job 366:
## TNS_dec_33
module TNS_dec_33(
    input wire clk,
    input wire rst_n,
    input wire [32:0] codein,
    output reg [30 - 1 : 0] dataout
    );
    wire [30 - 1 : 0] dataout_wire;
    assign dataout_wire = (codein[32]*847425747) + (codein[31]*564950498) + (codein[30]*282475249) + 
                    (codein[29]*121060821) + (codein[28]*80707214) + (codein[27]*40353607) + 
                    (codein[26]*17294403) + (codein[25]*11529602) + (codein[24]*5764801) + 
                    (codein[23]*2470629) + (codein[22]*1647086) + (codein[21]*823543) + 
                    (codein[20]*352947) + (codein[19]*235298) + (codein[18]*117649) + (codein[17]*50421) + (codein[16]*33614) + 
                    (codein[15]*16807) + (codein[14]*7203) + (codein[13]*4802) + (codein[12]*2401) + (codein[11]*1029) +
                    (codein[10]*686) + (codein[9]*343) + (codein[8]*147) + (codein[7]*98) + (codein[6]*49) +
                    (codein[5]*21) + (codein[4]*14) + (codein[3]*7) + (codein[2]*3) + (codein[1]*2) +
                    (codein[0]*1);
    always @(posedge clk or negedge rst_n) begin
        if (~rst_n) begin
            dataout <= 0;
        end
        else begin
            dataout <= dataout_wire;
        end
    end
endmodule
Size: about 1100 cells after synthesis, about 30 flip-flops, roughly 65 I/O pins.
export LEC_CHECK = 0
export ABC_AREA = 1
export CAP_MARGIN = 20
export CORE_MARGIN = 2
export CORE_UTILIZATION = 64
export CTS_CLUSTER_DIAMETER = 223
export CTS_CLUSTER_SIZE = 97
export SLEW_MARGIN = 20
create_clock -name core_clock -period 6.28 [get_ports {clk}]
run.sh (not shown) runs the stock make flow with config.mk's settings and CLKGATE_MAP_FILE=.
Although job 366 finished all stages, its layout failed final checks on negative setup slack.
## Diff of input files: job 4034 against job 366
--- a/flow/config.mk
+++ b/flow/config.mk
@@ -10,5 +10,3 @@
 export CORE_MARGIN = 2
-export CORE_UTILIZATION = 64
-export CTS_CLUSTER_DIAMETER = 223
-export CTS_CLUSTER_SIZE = 97
+export CORE_UTILIZATION = 52
 export SLEW_MARGIN = 20
Findings:
- In job 366 the implementation ran to completion but is not tape-out ready, as the final checks report negative setup slack.
- In job 4034 the implementation completed, yet the final layout does not meet the checks, the culprit being negative setup slack.
- Going from job 366 to job 4034, met2 wire length shrank by more than 10%.
- Highest attainable clock frequency went up by a few percent going from job 366 to job 4034.
- Job 4034 ended with less met1 wire length than job 366.
- Compared with job 366, job 4034 shows starting utilization of the core area lower by 12 points.
- Reported for job 366 and job 4034, total I/O pin count turned out identical to the last digit.
- Of job 366 and job 4034, job 366 shows the higher met1 usage in global routing, with job 4034 below it.
- Going from job 366 to job 4034, area of all placed cells without fillers grows by 0.84%.
- Aggregate global-route resource usage delta for job 4034 relative to job 366: 7.3 points lower
[inputs] job 4054 vs job 4034
--- a/flow/config.mk
+++ b/flow/config.mk
@@ -7,6 +7,6 @@
 export LEC_CHECK = 0
-export ABC_AREA = 1
 export CAP_MARGIN = 20
 export CORE_MARGIN = 2
-export CORE_UTILIZATION = 52
+export CORE_UTILIZATION = 64
+export SETUP_SLACK_MARGIN = 1.78
 export SLEW_MARGIN = 20
==> flow/constraint.sdc <==
create_clock -name core_clock -period 7.97 [get_ports {clk}]
set_input_delay 1.5940 -clock core_clock [delete_from_list [all_inputs] [get_ports {clk}]]
set_output_delay 1.5940 -clock core_clock [all_outputs]
set_load 0.01 [all_outputs]
Ran to the end and failed final checks on negative setup slack: job 4034.
Job 4054 completed; timing, DRC and antenna clean
Diff job 4034 -> job 4054: total cells reported by yosys after synthesis decreased by about 20% relative to the old numbers, chip footprint lower.
Job 4054: least setup slack across all paths after layout is 590 ps higher than what job 4034 reported.
On multi-input combinational gate total: between job 4054 and job 4034, it ends up higher for job 4034.
What job 232 does differently from job 4054 at the input level:
--- a/flow/config.mk
+++ b/flow/config.mk
@@ -7,2 +7,3 @@
 export LEC_CHECK = 0
+export ABC_AREA = 1
 export CAP_MARGIN = 20
@@ -10,3 +11,4 @@
 export CORE_UTILIZATION = 64
-export SETUP_SLACK_MARGIN = 1.78
+export HOLD_SLACK_MARGIN = 0.3
+export SETUP_SLACK_MARGIN = 1.46
 export SLEW_MARGIN = 20
==> flow/constraint.sdc <==
create_clock -name core_clock -period 4.89 [get_ports {clk}]
set_input_delay 0.9780 -clock core_clock [delete_from_list [all_inputs] [get_ports {clk}]]
set_output_delay 0.9780 -clock core_clock [all_outputs]
set_load 0.01 [all_outputs]
Findings:
- Status | job 232 and job 4054 | clean except job 232
- Although it ran to completion, job 232 produced a layout that fails the final checks because of negative setup slack.
- Per the comparison of job 232 with job 4054, average vias per placed instance went down 0.17.
- Cmp job 232 and job 4054 / hold slack / lower: job 232
- Overall chip area was lower in job 4054 than in job 232.
- Looking at final cell count across job 232 and job 4054, the one that comes out lower is job 4054.
- Job 232 reports a higher design area than job 4054 does.
- The run showing the greater synthesis-to-finish area growth is job 232.
- Relative to job 4054, critical path depth decreased by 4 in job 232.
- Sort job 232 and job 4054 by first-pass GRT wire length, descending, and job 232 comes first.
- Final core utilization: job 232 > job 4054
Setup changes, job 232 to job 6683
--- a/flow/config.mk
+++ b/flow/config.mk
@@ -10,5 +10,3 @@
 export CORE_MARGIN = 2
-export CORE_UTILIZATION = 64
-export HOLD_SLACK_MARGIN = 0.3
-export SETUP_SLACK_MARGIN = 1.46
+export CORE_UTILIZATION = 66
 export SLEW_MARGIN = 20
==> flow/constraint.sdc <==
create_clock -name core_clock -period 7.68 [get_ports {clk}]
set_input_delay 1.5360 -clock core_clock [delete_from_list [all_inputs] [get_ports {clk}]]
set_output_delay 1.5360 -clock core_clock [all_outputs]
set_load 0.01 [all_outputs]
- Job 6683 has completed all stages; timing, DRC and antenna checks passed.
- Relative to job 232, job 6683 improves total die size.
- Of job 6683 and job 232, it is job 6683 that has the higher data arrival time of the worst path.
- Compared with job 232, job 6683 shows biggest fanout along the worst timing path higher by 2.
- Job 232 → job 6683: clock tree buffer count of the final layout picked up an extra 1, number of nets with antenna violations after routing neither gained nor lost much, cell resize tally after clock tree synthesis lost 265.

Starting RTL as in the previous note.
Design TNS_dec_33, start of the top module:
module TNS_dec_33(
    input wire clk,
    input wire rst_n,
    input wire [32:0] codein,
    output reg [30 - 1 : 0] dataout
    );
    wire [30 - 1 : 0] dataout_wire;
    assign dataout_wire = (codein[32]*847425747) + (codein[31]*564950498) + (codein[30]*282475249) + 
                    (codein[29]*121060821) + (codein[28]*80707214) + (codein[27]*40353607) + 
                    (codein[26]*17294403) + (codein[25]*11529602) + (codein[24]*5764801) + 
                    (codein[23]*2470629) + (codein[22]*1647086) + (codein[21]*823543) + 
                    (codein[20]*352947) + (codein[19]*235298) + (codein[18]*117649) + (codein[17]*50421) + (codein[16]*33614) + 
                    (codein[15]*16807) + (codein[14]*7203) + (codein[13]*4802) + (codein[12]*2401) + (codein[11]*1029) +
                    (codein[10]*686) + (codein[9]*343) + (codein[8]*147) + (codein[7]*98) + (codein[6]*49) +
                    (codein[5]*21) + (codein[4]*14) + (codein[3]*7) + (codein[2]*3) + (codein[1]*2) +
                    (codein[0]*1);
    always @(posedge clk or negedge rst_n) begin
        if (~rst_n) begin
            dataout <= 0;
        end
        else begin
            dataout <= dataout_wire;
        end
    end
endmodule
Settings: LEC_CHECK=0, ABC_AREA=0, CAP_MARGIN=10, CELL_PAD_IN_SITES_DETAIL_PLACEMENT=0, CELL_PAD_IN_SITES_GLOBAL_PLACEMENT=0, CORE_MARGIN=2, CORE_UTILIZATION=35, CTS_CLUSTER_DIAMETER=276, CTS_CLUSTER_SIZE=89, GPL_TIMING_DRIVEN=0, MAX_ROUTING_LAYER=met5, MIN_ROUTING_LAYER=met2, PLACE_DENSITY_LB_ADDON=0.28, SETUP_SLACK_MARGIN=1.61, SLEW_MARGIN=20, TNS_END_PERCENT=85; clock period 6.48 ns.
The first run reached the layout checks and failed them: setup timing.
==> next run, changes <==
CAP_MARGIN = 20   (was 10)
CELL_PAD_IN_SITES_DETAIL_PLACEMENT = not set   (was 0)
CELL_PAD_IN_SITES_GLOBAL_PLACEMENT = not set   (was 0)
CORE_UTILIZATION = 70   (was 35)
CTS_CLUSTER_DIAMETER = not set   (was 276)
CTS_CLUSTER_SIZE = not set   (was 89)
GPL_TIMING_DRIVEN = not set   (was 0)
MAX_ROUTING_LAYER = not set   (was met5)
MIN_ROUTING_LAYER = not set   (was met2)
PLACE_DENSITY_LB_ADDON = not set   (was 0.28)
SETUP_SLACK_MARGIN = not set   (was 1.61)
TNS_END_PERCENT = not set   (was 85)
clock period = 6.7 ns   (was 6.48 ns; I/O delays follow)
The changed run never finished: it broke off in global routing on GRT-0232; die size came out lower by 49%; synthesized cell count does not change; synthesized area is unchanged.
==> next run, changes <==
ABC_AREA = 1   (was 0)
CORE_UTILIZATION = 40   (was 70)
clock period = 8.8 ns   (was 6.7 ns; I/O delays follow)
What happened:
- The changed run completed without violations
- die area rose by well over a third
- synthesized area rose by a few percent
- synthesized cell count increases by a quarter to a third
==> next run, changes <==
CORE_UTILIZATION = 66   (was 40)
clock period = 15.5 ns   (was 8.8 ns; I/O delays follow)
Effect: The changed run finished clean. Wire length fell by a few percent. Via count goes up slightly. Worst setup slack is better by 5.2 ns.
==> next run, changes <==
ABC_AREA = 0   (was 1)
CORE_UTILIZATION = 70   (was 66)
clock period = 6.74 ns   (was 15.5 ns; I/O delays follow)
The new run died in global routing on GRT-0232; synthesized area came out lower by a few percent; synthesized cell count came out lower by about a fifth; die area came out lower by roughly a tenth.
==> next run, changes <==
ABC_AREA = not set   (was 0)
CORE_UTILIZATION = 59   (was 70)
clock period = 5.56 ns   (was 6.74 ns; I/O delays follow)
Outcome:
- This time the run reached the layout checks and failed them: setup timing
- synthesized cell count does not change
- synthesized area stays the same
- die size rises by about a fifth
